==> flow/design.v <==
module mult32x32_fsm (
    input logic clk,               
    input logic reset,             
    input logic start,             
    output logic busy,             
    output logic [1:0] a_sel,      
    output logic b_sel,            
    output logic [2:0] shift_sel,  
    output logic upd_prod,         
    output logic clr_prod          
);
	typedef enum { idle, handle1, handle2, handle3, handle4, handle5, handle6, handle7, handle8} sm_type;
	sm_type current_state;
	sm_type next_state;
	always_ff @(posedge clk, posedge reset) begin
		if (reset== 1'b1) begin
			current_state <=idle;
		end
		else begin
			current_state <= next_state;
		end
	end
	always_comb begin
		next_state= current_state;
		busy=1'b1;
		upd_prod= 1'b1;
		clr_prod= 1'b0;
		a_sel= 2'b0;
		b_sel= 1'b0;
		shift_sel= 3'b0;
		case(current_state)
			idle: begin
				if(start== 1'b0) begin
					next_state=idle;
					busy=1'b0;
					upd_prod=1'b0;
				end
				else begin
					next_state=handle1;
					busy=1'b0;
					upd_prod=1'b0;
					clr_prod=1'b1;
				end
			end
			handle1: begin
				next_state= handle2;
				a_sel=2'b0;
				b_sel=1'b0;
				shift_sel=3'b0;
			end
			handle2: begin
				next_state= handle3;
				a_sel=2'b01;
				b_sel=1'b0;
				shift_sel=3'b001;
			end
			handle3: begin
				next_state= handle4;
				a_sel=2'b10;
				b_sel=1'b0;
				shift_sel=3'b010;
			end
			handle4: begin
				next_state= handle5;
				a_sel=2'b11;
				b_sel=1'b0;
				shift_sel=3'b011;
			end
			handle5: begin
				next_state= handle6;
				a_sel=2'b0;
				b_sel=1'b1;
				shift_sel=3'b010;
			end
			handle6: begin
				next_state= handle7;
				a_sel=2'b01;
				b_sel=1'b1;
				shift_sel=3'b011;
			end
			handle7: begin
				next_state= handle8;
				a_sel=2'b10;
				b_sel=1'b1;
				shift_sel=3'b100;
			end
			handle8: begin
				next_state= idle;
				a_sel=2'b11;
				b_sel=1'b1;
				shift_sel=3'b101;
			end
		endcase
	end
endmodule
module mult32x32_arith (
    input logic clk,              
    input logic reset,            
    input logic [31:0] a,         
    input logic [31:0] b,         
    input logic [1:0] a_sel,      
    input logic b_sel,            
    input logic [2:0] shift_sel,  
    input logic upd_prod,         
    input logic clr_prod,         
    output logic [63:0] product   
);
logic [15:0] out16;
logic [7:0] out8;
always_comb begin
	case(a_sel)
		2'b00: out8 = a[7:0];
		2'b01: out8 = a[15:8];
		2'b10: out8 = a[23:16];
		2'b11: out8 = a[31:24];
	endcase
end
always_comb begin
	case(b_sel)
		1'b0: out16 = b[15:0];
		1'b1: out16 = b[31:16];
	endcase
end
logic [23:0] mult;
always_comb begin
	mult = out16 * out8;
end
logic [63:0] shifted;
always_comb begin
	shifted = 64'b0;
	case(shift_sel)
		3'b000: shifted = mult;
		3'b001: shifted = mult << 8; 
		3'b010: shifted = mult << 16;
		3'b011: shifted = mult << 24;
		3'b100: shifted = mult << 32;
		3'b101: shifted = mult << 40;
	endcase
end
always_ff @(posedge clk, posedge reset) begin
	if(reset == 1'b1) begin 
		product <= 64'b0;
	end
	else begin
		if(clr_prod == 1'b1) begin
			product <= 64'b0;
		end
		else if (upd_prod == 1'b1) begin
			product <= product + shifted;
		end
	end
end
endmodule
module mult32x32 (
    input logic clk,             
    input logic reset,           
    input logic start,           
    input logic [31:0] a,        
    input logic [31:0] b,        
    output logic busy,           
    output logic [63:0] product  
);
logic [1:0] a_sel;
logic b_sel;
logic [2:0] shift_sel;
logic upd_prod;
logic clr_prod;
mult32x32_fsm fsm(
	.clk(clk),
	.reset(reset),
	.start(start),
	.busy(busy),
	.a_sel(a_sel),
	.b_sel(b_sel),
	.shift_sel(shift_sel),
	.upd_prod(upd_prod),
	.clr_prod(clr_prod)
);
mult32x32_arith arith(
	.clk(clk),
	.reset(reset),
	.a(a),
	.b(b),
	.a_sel(a_sel),
	.b_sel(b_sel),
	.shift_sel(shift_sel),
	.upd_prod(upd_prod),
	.clr_prod(clr_prod),
	.product(product)
);
endmodule
export LEC_CHECK = 0
export ABC_AREA = 1
export CAP_MARGIN = 25
export CORE_ASPECT_RATIO = 1.08
export CORE_MARGIN = 7
export CORE_UTILIZATION = 44
export CTS_CLUSTER_DIAMETER = 206
export CTS_CLUSTER_SIZE = 99
export GPL_TIMING_DRIVEN = 0
export PLACE_DENSITY_LB_ADDON = 0.06
export SETUP_SLACK_MARGIN = -0.52
export SLEW_MARGIN = 20
export TNS_END_PERCENT = 5
create_clock -name core_clock -period 6.76 [get_ports {clk}]
run.sh (not shown) runs the stock make flow with config.mk's settings and CLKGATE_MAP_FILE=.
The baseline produced a layout that fails on setup timing.
Next try:
Settings changed: ABC_AREA 1 to default, CAP_MARGIN 25 to 20, CORE_ASPECT_RATIO 1.08 to default, CORE_MARGIN 7 to 2, CORE_UTILIZATION 44 to 58, CTS_CLUSTER_DIAMETER 206 to default, CTS_CLUSTER_SIZE 99 to default, GPL_TIMING_DRIVEN 0 to default, PLACE_DENSITY_LB_ADDON 0.06 to default, SETUP_SLACK_MARGIN -0.52 to default.
Clock period 6.76 ns to 8.7 ns, I/O delays scaled along.
Now the flow failed in 5_1_grt with ODB-0269.
Area after synthesis falls by about 10%.
Die size falls by about 40%.
Synthesized cell count falls by 26%.
Next try:
Settings changed: CORE_UTILIZATION 58 to 36, TNS_END_PERCENT 5 to default.
Clock period 8.7 ns to 11.0 ns, I/O delays scaled along.
=> This time the run passed the timing, DRC and antenna checks; die area came out higher by 59%; synthesized area is unchanged; synthesized cell count does not change.


RTL: the design.v shown in full above, as it stands there.
Settings: LEC_CHECK=0, CAP_MARGIN=20, CORE_ASPECT_RATIO=0.74, CORE_MARGIN=2, CORE_UTILIZATION=40, CTS_CLUSTER_DIAMETER=307, SLEW_MARGIN=20; clock period 18.9 ns.
Change:
--- a/flow/config.mk
+++ b/flow/config.mk
@@ -7,7 +7,6 @@
 export LEC_CHECK = 0
 export CAP_MARGIN = 20
-export CORE_ASPECT_RATIO = 0.74
 export CORE_MARGIN = 2
-export CORE_UTILIZATION = 40
-export CTS_CLUSTER_DIAMETER = 307
+export CORE_UTILIZATION = 62
+export PLACE_DENSITY = 0.4
 export SLEW_MARGIN = 20
==> flow/constraint.sdc (replaced) <==
create_clock -name core_clock -period 10.4 [get_ports {clk}]
set_input_delay 2.0800 -clock core_clock [delete_from_list [all_inputs] [get_ports {clk}]]
set_output_delay 2.0800 -clock core_clock [all_outputs]
set_load 0.01 [all_outputs]
What happened:
- The new run went through all stages and came out clean
- setup slack loses 5.9 ns
- synthesized area stays the same
- via count is higher by 7.7%
- cell area is higher by 5.7%
Change:
--- a/flow/config.mk
+++ b/flow/config.mk
@@ -6,7 +6,10 @@
 export NUM_CORES = 4
 export LEC_CHECK = 0
-export CAP_MARGIN = 20
+export CAP_MARGIN = 15
 export CORE_MARGIN = 2
-export CORE_UTILIZATION = 62
+export CORE_UTILIZATION = 69
+export CTS_CLUSTER_DIAMETER = 385
+export CTS_CLUSTER_SIZE = 96
 export PLACE_DENSITY = 0.4
+export SETUP_SLACK_MARGIN = 0.72
 export SLEW_MARGIN = 20
=> The new run never finished: it broke off in 5_1_grt; die area shrinks by roughly a tenth; area after synthesis does not change; synthesized cell count is unchanged.
